==> inputs of raven <==
Design badicecream, start of the top module:
module badicecream(input         Clk,                 
                             Reset,               
                             frame_clk,           
                input [10:0]   DrawX, DrawY ,    
				input [15:0]   keycode,				  
               	output logic is_BI	,			 
				output logic [10:0] BI_X, BI_Y,
				input logic up_wall, down_wall , left_wall, right_wall,
				output logic [10:0] BI_X_Pos, BI_Y_Pos,
				output logic [5:0] BI_BlkX_Pos, BI_BlkY_Pos
              );
	enum logic[2:0] { 
					 right=3'b000, 
					 left=3'b001,
					 up=3'b010,
					 down=3'b011,
					 Halted=3'b100} Dir, Dir_in, Dir_delayed, Dir_delayed_in;
    parameter [10:0] BI_X_Corner = 11'd64;   
    parameter [10:0] BI_Y_Corner = 11'd95;   
    parameter [5:0] BI_Blk_X_Corner = 6'd1;   
    parameter [5:0] BI_Blk_Y_Corner = 6'd1;   
    parameter [10:0] BI_X_Step = 10'd1;       
    parameter [10:0] BI_Y_Step = 10'd1;       
    parameter  BI_sizeX = 6'd32;         
	parameter  BI_sizeY = 6'd48;
	logic [5:0] frame_counter, per_frame_counter;   
	logic [5:0] frame_counter_in, per_frame_counter_in;
	logic [5:0] pace_counter, pace_counter_in;
    logic [10:0] BI_X_Motion, BI_Y_Motion;
    logic [10:0] BI_X_Pos_in, BI_X_Motion_in, BI_Y_Pos_in, BI_Y_Motion_in;
	logic [5:0] BI_BlkX_Pos_in, BI_BlkY_Pos_in;
	logic [2:0] health;
	assign health = 3'd1;    
    logic frame_clk_delayed, frame_clk_rising_edge;
   always_ff @ (posedge Clk) 
	begin
        frame_clk_delayed <= frame_clk;
        frame_clk_rising_edge <= (frame_clk == 1'b1) && (frame_clk_delayed == 1'b0);
		if (Reset)
		begin
			frame_counter <= 6'b0;
			per_frame_counter <= 6'b0;
		end
		else
		begin
			frame_counter <= frame_counter_in;
  ...
clock: 7.16 ns
lec_check: 0
cap_margin: 20
core_margin: 2
core_utilization: 70
cts_cluster_diameter: 40
cts_cluster_size: 32
setup_slack_margin: 1.98
slew_margin: 20
run.sh (not shown) runs the stock make flow with config.mk's settings and CLKGATE_MAP_FILE=.
==> violet: changes against raven <==
Settings changed: CTS_CLUSTER_DIAMETER 40 to 116, CTS_CLUSTER_SIZE 32 to 33, HOLD_SLACK_MARGIN from default to -0.09, MAX_ROUTING_LAYER from default to met5, PLACE_DENSITY from default to 0.67, SETUP_SLACK_MARGIN 1.98 to default, TNS_END_PERCENT from default to 15.
==> flow/constraint.sdc (replaced) <==
create_clock -name core_clock -period 7.47 [get_ports {Clk}]
set_input_delay 1.4940 -clock core_clock [delete_from_list [all_inputs] [get_ports {Clk}]]
set_output_delay 1.4940 -clock core_clock [all_outputs]
set_load 0.01 [all_outputs]
==> qor summary <==
Result of the run: violet did not finish; raven did not finish
Stage where the flow stopped: violet global routing (5_1_grt); raven clock tree synthesis (4_1_cts)
Fraction of synthesized cell area taken by the top area cell type: violet 0.227; raven 0.227
Post-Syn Instances: violet 730; raven 730
Floorplan Core Area: violet 8260 µm²; raven 8260 µm²
DP Area: violet 7380 µm²; raven 7600 µm²
HPWL after detailed placement: violet 13300 µm; raven 13900 µm
Placed instance count: violet 963; raven 967
Number of port buffers: violet 101; raven 101
Total cells reported by yosys after synthesis: violet 730; raven 730
Area fraction in xor and xnor cells: violet 0.0976; raven 0.0976
Overall die height: violet 96.6 µm; raven 96.6 µm
Chip area from the yosys synthesis statistics: violet 6000 µm²; raven 6000 µm²
RePlAce Congestion: violet 0.972; raven 0.961
Worst slack at placement: violet -889 ps; raven -1170 ps
Mux share of post-synthesis cell area: violet 0.0334; raven 0.0334

---

==> inputs of 04-20 <==
Starting RTL as in the previous note.
export LEC_CHECK = 0
export CAP_MARGIN = 20
export CELL_PAD_IN_SITES_GLOBAL_PLACEMENT = 1
export CORE_ASPECT_RATIO = 0.53
export CORE_MARGIN = 2
export CORE_UTILIZATION = 38
export CTS_CLUSTER_DIAMETER = 396
export CTS_CLUSTER_SIZE = 90
export GPL_ROUTABILITY_DRIVEN = 1
export GPL_TIMING_DRIVEN = 1
export HOLD_SLACK_MARGIN = 0.28
export MAX_ROUTING_LAYER = met4
export PLACE_DENSITY = 0.85
export SLEW_MARGIN = 35
export TNS_END_PERCENT = 35
create_clock -name core_clock -period 12.4 [get_ports {Clk}]
==> 09-13: changes against 04-20 <==
==> flow/config.mk (replaced) <==
export PLATFORM = sky130hd
export DESIGN_NAME = badicecream
export DESIGN_NICKNAME = badicecream
export VERILOG_FILES = /design/flow/design.v
export SDC_FILE = /design/flow/constraint.sdc
export NUM_CORES = 4
export LEC_CHECK = 0
export CAP_MARGIN = 20
export CORE_MARGIN = 2
export CORE_UTILIZATION = 38
export CTS_CLUSTER_DIAMETER = 116
export MAX_ROUTING_LAYER = met5
export PLACE_DENSITY_LB_ADDON = 0.2
export SLEW_MARGIN = 20
export TNS_END_PERCENT = 15
==> flow/constraint.sdc (replaced) <==
create_clock -name core_clock -period 9.0 [get_ports {Clk}]
set_input_delay 1.8000 -clock core_clock [delete_from_list [all_inputs] [get_ports {Clk}]]
set_output_delay 1.8000 -clock core_clock [all_outputs]
set_load 0.01 [all_outputs]
==> 12-08: changes against 04-20 <==
==> flow/config.mk (replaced) <==
export PLATFORM = sky130hd
export DESIGN_NAME = badicecream
export DESIGN_NICKNAME = badicecream
export VERILOG_FILES = /design/flow/design.v
export SDC_FILE = /design/flow/constraint.sdc
export NUM_CORES = 4
export LEC_CHECK = 0
export CAP_MARGIN = 20
export CORE_MARGIN = 2
export CORE_UTILIZATION = 72
export CTS_CLUSTER_DIAMETER = 391
export PLACE_DENSITY = 0.4
export SETUP_SLACK_MARGIN = 0.2
export SLEW_MARGIN = 20
==> flow/constraint.sdc (replaced) <==
create_clock -name core_clock -period 4.01 [get_ports {Clk}]
set_input_delay 0.8020 -clock core_clock [delete_from_list [all_inputs] [get_ports {Clk}]]
set_output_delay 0.8020 -clock core_clock [all_outputs]
set_load 0.01 [all_outputs]
==> qor summary <==
Flip-flops: 04-20 68; 09-13 68; 12-08 -
Gpl congestion: 04-20 0.830; 09-13 0.856; 12-08 0.939
Outcome: 04-20 finished clean; 09-13 finished clean; 12-08 did not finish
Last stage reached: 04-20 -; 09-13 -; 12-08 3_5_place_dp
MI comb cells: 04-20 586; 09-13 586; 12-08 -
Detailed-route wire length: 04-20 14.3 mm; 09-13 14.6 mm; 12-08 -
Detailed-placement wirelength estimate: 04-20 11.2 mm; 09-13 11.7 mm; 12-08 -
Tool warnings: 04-20 31; 09-13 31; 12-08 -
Initial detailed-routing violation count: 04-20 224; 09-13 218; 12-08 -
Worst vdd ir: 04-20 0.0537 mV; 09-13 0.0830 mV; 12-08 -
Critical Path AT: 04-20 8340 ps; 09-13 6940 ps; 12-08 -
Total power after layout: 04-20 654 uW; 09-13 879 uW; 12-08 -
Clock sink total: 04-20 68; 09-13 68; 12-08 -
# H-tree levels: 04-20 3; 09-13 3; 12-08 -
Die boundary width: 04-20 177 microns; 09-13 130 microns; 12-08 95.3 microns
Share of the final layout cell area in multi-input gates: 04-20 57.5%; 09-13 56.8%; 12-08 -
Detailed-router iteration count before antenna repair: 04-20 5; 09-13 4; 12-08 -
Routed via count: 04-20 5168; 09-13 5406; 12-08 -
Worst Hold Launch: 04-20 frame_clk_delayed$_DFF_P_; 09-13 frame_clk_delayed$_DFF_P_; 12-08 -
Worst path max stage delay: 04-20 670 ps; 09-13 680 ps; 12-08 -
Type of element capturing the critical path: 04-20 output pin; 09-13 output pin; 12-08 -
Die area: 04-20 16900 sq um; 09-13 16800 sq um; 12-08 9080 sq um

---

==> inputs of trial 69 <==
badicecream again, from the RTL that the note above started with.
export LEC_CHECK = 0
export CAP_MARGIN = 20
export CORE_MARGIN = 10
export CORE_UTILIZATION = 38
export CTS_CLUSTER_DIAMETER = 376
export CTS_CLUSTER_SIZE = 16
export MAX_ROUTING_LAYER = met5
export PLACE_DENSITY_LB_ADDON = 0.05
export SLEW_MARGIN = 20
export TNS_END_PERCENT = 15
create_clock -name core_clock -period 9.0 [get_ports {Clk}]
==> trial 92 (differences from trial 69) <==
- CORE_MARGIN: 10 -> 2
- CORE_UTILIZATION: 38 -> 68
- CTS_CLUSTER_DIAMETER: 376 -> 37
- CTS_CLUSTER_SIZE: 16 -> not set
- MAX_ROUTING_LAYER: met5 -> not set
- PLACE_DENSITY_LB_ADDON: 0.05 -> not set
- SETUP_SLACK_MARGIN: not set -> 1.58
- TNS_END_PERCENT: 15 -> not set
==> flow/constraint.sdc (replaced) <==
create_clock -name core_clock -period 8.01 [get_ports {Clk}]
set_input_delay 1.6020 -clock core_clock [delete_from_list [all_inputs] [get_ports {Clk}]]
set_output_delay 1.6020 -clock core_clock [all_outputs]
set_load 0.01 [all_outputs]
==> trial 60 (differences from trial 69) <==
- CORE_MARGIN: 10 -> 2
- CORE_UTILIZATION: 38 -> 40
- CTS_CLUSTER_DIAMETER: 376 -> not set
- CTS_CLUSTER_SIZE: 16 -> not set
- MAX_ROUTING_LAYER: met5 -> not set
- PLACE_DENSITY_LB_ADDON: 0.05 -> not set
- SETUP_SLACK_MARGIN: not set -> 0.2
- TNS_END_PERCENT: 15 -> not set
==> flow/constraint.sdc (replaced) <==
create_clock -name core_clock -period 7.72 [get_ports {Clk}]
set_input_delay 1.5440 -clock core_clock [delete_from_list [all_inputs] [get_ports {Clk}]]
set_output_delay 1.5440 -clock core_clock [all_outputs]
set_load 0.01 [all_outputs]
==> reports/metrics.csv <==
stage,metric,value,unit
clock_tree,clock_latency,0.33,ns
worst_setup_path,crit_cells,17,
final_timing,post-route-min-period,7.38,ns
cells_and_area,area_delta_synth_final,33.4,%
cells_and_area,final_area,8010,sq um
cells_and_area,layout.nets,1013,
status,status,finished clean,
die,die-width,126,um
final_timing,period_used_share,95.6,%
[end of results for trial 60]
==> reports/metrics.csv <==
stage,metric,value,unit
status,status,finished clean,
final_timing,period_used_share,98.8,%
cells_and_area,area_delta_synth_final,27.8,%
cells_and_area,final_area,7670,sq um
[end of results for trial 69]
==> reports/metrics.csv <==
stage,metric,value,unit
final_timing,post-route-min-period,7.71,ns
clock_tree,clock_latency,0.36,ns
cells_and_area,layout.nets,1004,
status,status,finished clean,
worst_setup_path,crit_cells,25,
cells_and_area,area_delta_synth_final,32.1,%
final_timing,period_used_share,96.3,%
[end of results for trial 92]
No activity file was given, so power comes from the tool's default toggle rates.
